## JK
## datapath
module datapath(output [6:0] display, days, output [3:0] segment, output am, pm, dblink, Sound, Vcc_out, input Next, Up, SetTime, SetAlarm, Snooze, Stop, Mute, Clr, Clk_sys);
For scale: ~220 flip-flops, ~32 I/O pins.
export LEC_CHECK = 0
export ABC_AREA = 1
export CAP_MARGIN = 40
export CORE_MARGIN = 2
export CORE_UTILIZATION = 71
export CTS_CLUSTER_SIZE = 13
export HOLD_SLACK_MARGIN = 0.28
export PLACE_DENSITY = 0.47
export SETUP_SLACK_MARGIN = -0.26
export SLEW_MARGIN = 20
create_clock -name core_clock -period 5.69 [get_ports {Clk_sys}]
run.sh (not shown) runs the stock make flow with config.mk's settings and CLKGATE_MAP_FILE=.
Edits applied to the flow inputs when going from JK to MS:
- CAP_MARGIN changed from 40 to 20
- CTS_CLUSTER_SIZE removed (was 13)
- PLACE_DENSITY changed from 0.47 to 0.64
- HOLD_SLACK_MARGIN removed (was 0.28)
- CORE_UTILIZATION changed from 71 to 72
- SETUP_SLACK_MARGIN removed (was -0.26)
- ABC_AREA removed (was 1)
- the clock period (ns, I/O delays scaled along) changed from 5.69 to 11.4
==> results <==
- MS ended up with a lower aggregate routed wire length than JK did.
- JK ended up with more cell instances than MS did.
- Of the two values seen for cell with the largest stage delay on the worst path, sky130_fd_sc_hd__dfrtp_2 was produced by MS and sky130_fd_sc_hd__dfrtp_1 by JK.
- The run with more setup slack is MS; JK has less.
- Summary of the comparison: average vias per placed instance is higher in MS, relative to JK.
- Compared MS vs JK, and global-route met1 utilization is down in MS.
- MS vs. JK: clock power went down; clock share of power rose by 0.8 points; number of buffer and inverter instances along the worst setup path fell 2; length of routed wiring on met1 -6.6%.
The inputs of AL differ from those of MS as listed below.
- removing PLACE_DENSITY (formerly 0.64)
- setting ABC_AREA to 1 for the first time
- changing the clock period (ns, I/O delays scaled along) from 11.4 to 4.68
## What came out
- Comparing AL and MS, the lower share of the final layout cell area in sequential cells is on AL.
- The area after synthesis of AL exceeds that of MS by 2.2%.
- In AL the number of logic gates turned out 320 higher than in MS.
- The setup slack of AL is smaller than that of MS.
- Across both runs, met3 capacity usage during global routing was higher for AL than for MS.
- Cell-internal power of AL exceeds that of MS by more than 100%.
- Final hold slack (AL over MS): decrease, 0.0038 ns
- A biggest power consumer among the groups of combinational cells is what AL shows, while sequential cells belongs to MS.
- Taking MS as 1.0, AL lands at 2.7 on power.
- MS → AL: met1 global-route usage decreased by 0.37 points relative to the old numbers; post-route standard cell area excluding fillers shows an increase of about 2.7%; total of fill cells in the finished design now sits higher.
The inputs of TR differ from those of AL as listed below.
- an added CTS_CLUSTER_DIAMETER of 366
- a deleted ABC_AREA that had been 1
- a change of CORE_UTILIZATION from 72 to 70
- an added CTS_CLUSTER_SIZE of 28
- an added SETUP_SLACK_MARGIN of 1.35
- an added PLACE_DENSITY_LB_ADDON of 0.0
--- outcome ---
Changes observed in TR relative to AL: maximum clock insertion buffer count roughly the same; synthesis-to-finish area growth rose by 0.23 points; logic depth of the worst path, buffers included rose 2; depth of the worst register-to-register path now sits lower.
Here is what was changed in the inputs of PW compared with TR.
- a change of CAP_MARGIN from 20 to 40
- a change of CORE_UTILIZATION from 70 to 72
- a change of CTS_CLUSTER_SIZE from 28 to 19
- a change of SETUP_SLACK_MARGIN from 1.35 to 0.51
- a change of PLACE_DENSITY_LB_ADDON from 0.0 to 0.28
- a deleted CTS_CLUSTER_DIAMETER that had been 366
## What came out
Against TR, PW comes in 2.2 points lower on multi-input gate share of total cell area. Compared with TR, in PW clock power went up by about 90%, final critical delay including setup and external delays went up by 0.11 ns, utilization went up by 3.0 points.

* * *

tundra:
datapath again, from the RTL that the note above started with.
Design datapath, start of the top module:
module datapath(output [6:0] display, days, output [3:0] segment, output am, pm, dblink, Sound, Vcc_out, input Next, Up, SetTime, SetAlarm, Snooze, Stop, Mute, Clr, Clk_sys);
	supply1 Vcc;
	supply0 Gnd;
	assign Vcc_out = Vcc;
	wire Clk, tick;
	assign Clk = Clk_sys;
	frequency_converter conv (tick, Clk_sys, Clr);
	wire [6:0] hours1, hours0, mins1, mins0;
	wire LD_DAY_TIME, LD_O_F, SS0, INCR, UPC, Clear, SS1, Load, Clear_St, Load_SS;
	wire Count, SetDay, AlarmSet;
	control_unit_1 cu1(LD_DAY_TIME, LD_O_F, SS0, INCR, UPC, Clear, SS1, Load, Clear_St, Load_SS, Next, SetTime, Up, SetAlarm, Count, SetDay, AlarmSet, Clk, Clr, tick);
	wire EN_SNZ, EN_STOP;
	wire C0, CS0, AA;
	control_unit_2 cu2(EN_SNZ, EN_STOP, Sound, C0, CS0, AA, Snooze, Stop, Mute, Clk, Clr, tick);
	wire [1:0] CW1, CW, S;
	wire LD_R, LD_CT, LD_TIME, TOF, ID, IH, IM;
	circuit cir (CW1, CW, S, AlarmSet, SetDay, CS0, C0, LD_R, LD_CT, LD_TIME, Count, TOF, ID, IH, IM, Load, Clear, UPC, SS0, SS1, Load_SS, INCR, EN_SNZ, EN_STOP, Clk, tick, Clr);
	wire [12:0] Q_r0, Q_r1, Q_r2, Q_r3, Q_r4, Q_r5, Q_r6;
	wire [15:0] STO;
	registers_module reg_module (Q_r6, Q_r5, Q_r4, Q_r3, Q_r2, Q_r1, Q_r0, STO[14:12], {STO[15], STO[11:0]}, Clear, Clk, LD_R, tick, Clr);	
	wire [14:0] CTO;
	comparators_module comp_module (AA, CTO[14:12], {1'b1,CTO[11:0]} , Q_r6, Q_r5, Q_r4, Q_r3, Q_r2, Q_r1, Q_r0);
	current_time_module ct_module (CTO, STO[14:0], LD_CT, Clear, Clk, Vcc, tick, Clr);	
	supply1 EN_ST;
	set_time_module set_time(STO, CTO, Q_r6, Q_r5, Q_r4, Q_r3, Q_r2, Q_r1, Q_r0, Clear, TOF, S[0], ID, Clear_St, LD_DAY_TIME, LD_TIME, EN_ST, IH, IM, LD_O_F, Clk, tick, Clr);
	wire [6:0] days_temp;
	display_module display_mod(hours1, hours0, mins1, mins0, days_temp, am, pm, dblink, S, CW, CW1, CTO, STO, Clear, Clk, tick, Clr);
	assign days[0] =  days_temp[0] & (~dblink);
	assign days[1] =  days_temp[1] & (~dblink);
	assign days[2] =  days_temp[2] & (~dblink);
	assign days[3] =  days_temp[3] & (~dblink);
	assign days[4] =  days_temp[4] & (~dblink);
	assign days[5] =  days_temp[5] & (~dblink);
	assign days[6] =  days_temp[6] & (~dblink);
	wire[1:0] count_out;
	counter_0_3_display counter (count_out, Vcc, Vcc, Gnd, Vcc, Vcc, Clk, Vcc, tick, Clr);
	wire[3:0] dec_out;
	decoder_4bits dec_display(dec_out, count_out, Vcc);
  ...
make LEC_CHECK=0 CAP_MARGIN=5 CELL_PAD_IN_SITES_DETAIL_PLACEMENT=2 CELL_PAD_IN_SITES_GLOBAL_PLACEMENT=3 CORE_ASPECT_RATIO=1.43 CORE_MARGIN=8 CORE_UTILIZATION=61 CTS_CLUSTER_DIAMETER=349 HOLD_SLACK_MARGIN=0.24 MAX_ROUTING_LAYER=met4 MIN_ROUTING_LAYER=met2 PLACE_DENSITY_LB_ADDON=0.02 SLEW_MARGIN=30 TNS_END_PERCENT=70 finish   # period 11.9 ns
Stage in which a tool error killed tundra: global placement without I/O (3_1_place_gp_skip_io).
> inputs changed (tundra -> raven)
- CORE_ASPECT_RATIO: 1.43 -> unset
- CORE_UTILIZATION: 61 -> 40
- CORE_MARGIN: 8 -> 2
- PLACE_DENSITY_LB_ADDON: 0.02 -> unset
- CELL_PAD_IN_SITES_DETAIL_PLACEMENT: 2 -> unset
- TNS_END_PERCENT: 70 -> unset
- CELL_PAD_IN_SITES_GLOBAL_PLACEMENT: 3 -> unset
- MIN_ROUTING_LAYER: met2 -> unset
- CTS_CLUSTER_DIAMETER: 349 -> unset
- SLEW_MARGIN: 30 -> 20
- MAX_ROUTING_LAYER: met4 -> unset
- the clock period (ns, I/O delays scaled along): 11.9 -> 20.0
Findings:
- raven | status: complete | timing, DRC, antenna: pass
- Proportion of register bits with asynchronous set or reset after synthesis: tundra vs raven identical
- tundra and raven ended up with roughly the same count of mapped cells out of synthesis.
- Area fraction in full adders, half adders and majority gates: raven vs tundra — no meaningful difference
- As far as netlist area before placement goes, raven and tundra are indistinguishable; the numbers are identical.
- [compare] base=tundra new=raven: area figure in the yosys stat output was more or less identical, die area now larger, die outline height lower, sequential-to-total area share from yosys stat ~0 delta.
- Compared with tundra, raven shows a lower pre-placement core utilization.
#### Input delta (violet over raven)
- HOLD_SLACK_MARGIN no longer set, was 0.24
- CAP_MARGIN now 20, was 5
- the clock period (ns, I/O delays scaled along) now 8.42, was 20.0
[summary]
- Between raven and violet, the area of all placed cells without fillers does not differ in any meaningful way.
- Looking at via count across both flows, violet is the weaker of the two, with raven ahead.
- Per the comparison of violet with raven, share of the final layout cell area in multi-input gates shows no meaningful change, parity-gate share of the synthesized area counting xor and xnor cells shows no meaningful change, routed wire length shows no meaningful change, synthesis-to-finish area growth shows a reduction of 0.18 points, post-route worst setup slack shows a reduction of 9.26 ns.
- Of the two candidates, raven has the worse leakage power summed over all cells and violet the better one.
The following lists how xenon was set up differently from violet:
- setting SETUP_SLACK_MARGIN to 2.18 for the first time
### Flow results
- xenon -> violet: area of all sequential standard cells delta 0, exact match
- Reported for violet and xenon, total power turned out identical to the last digit.
- violet → xenon: core footprint held, post-detailed-route via-to-cell ratio held, hold slack held, final instance count without filler cells held.
- Between violet and xenon, the difference in register-to-register slack is negligible.
Power is estimated from default activity; no workload was simulated.
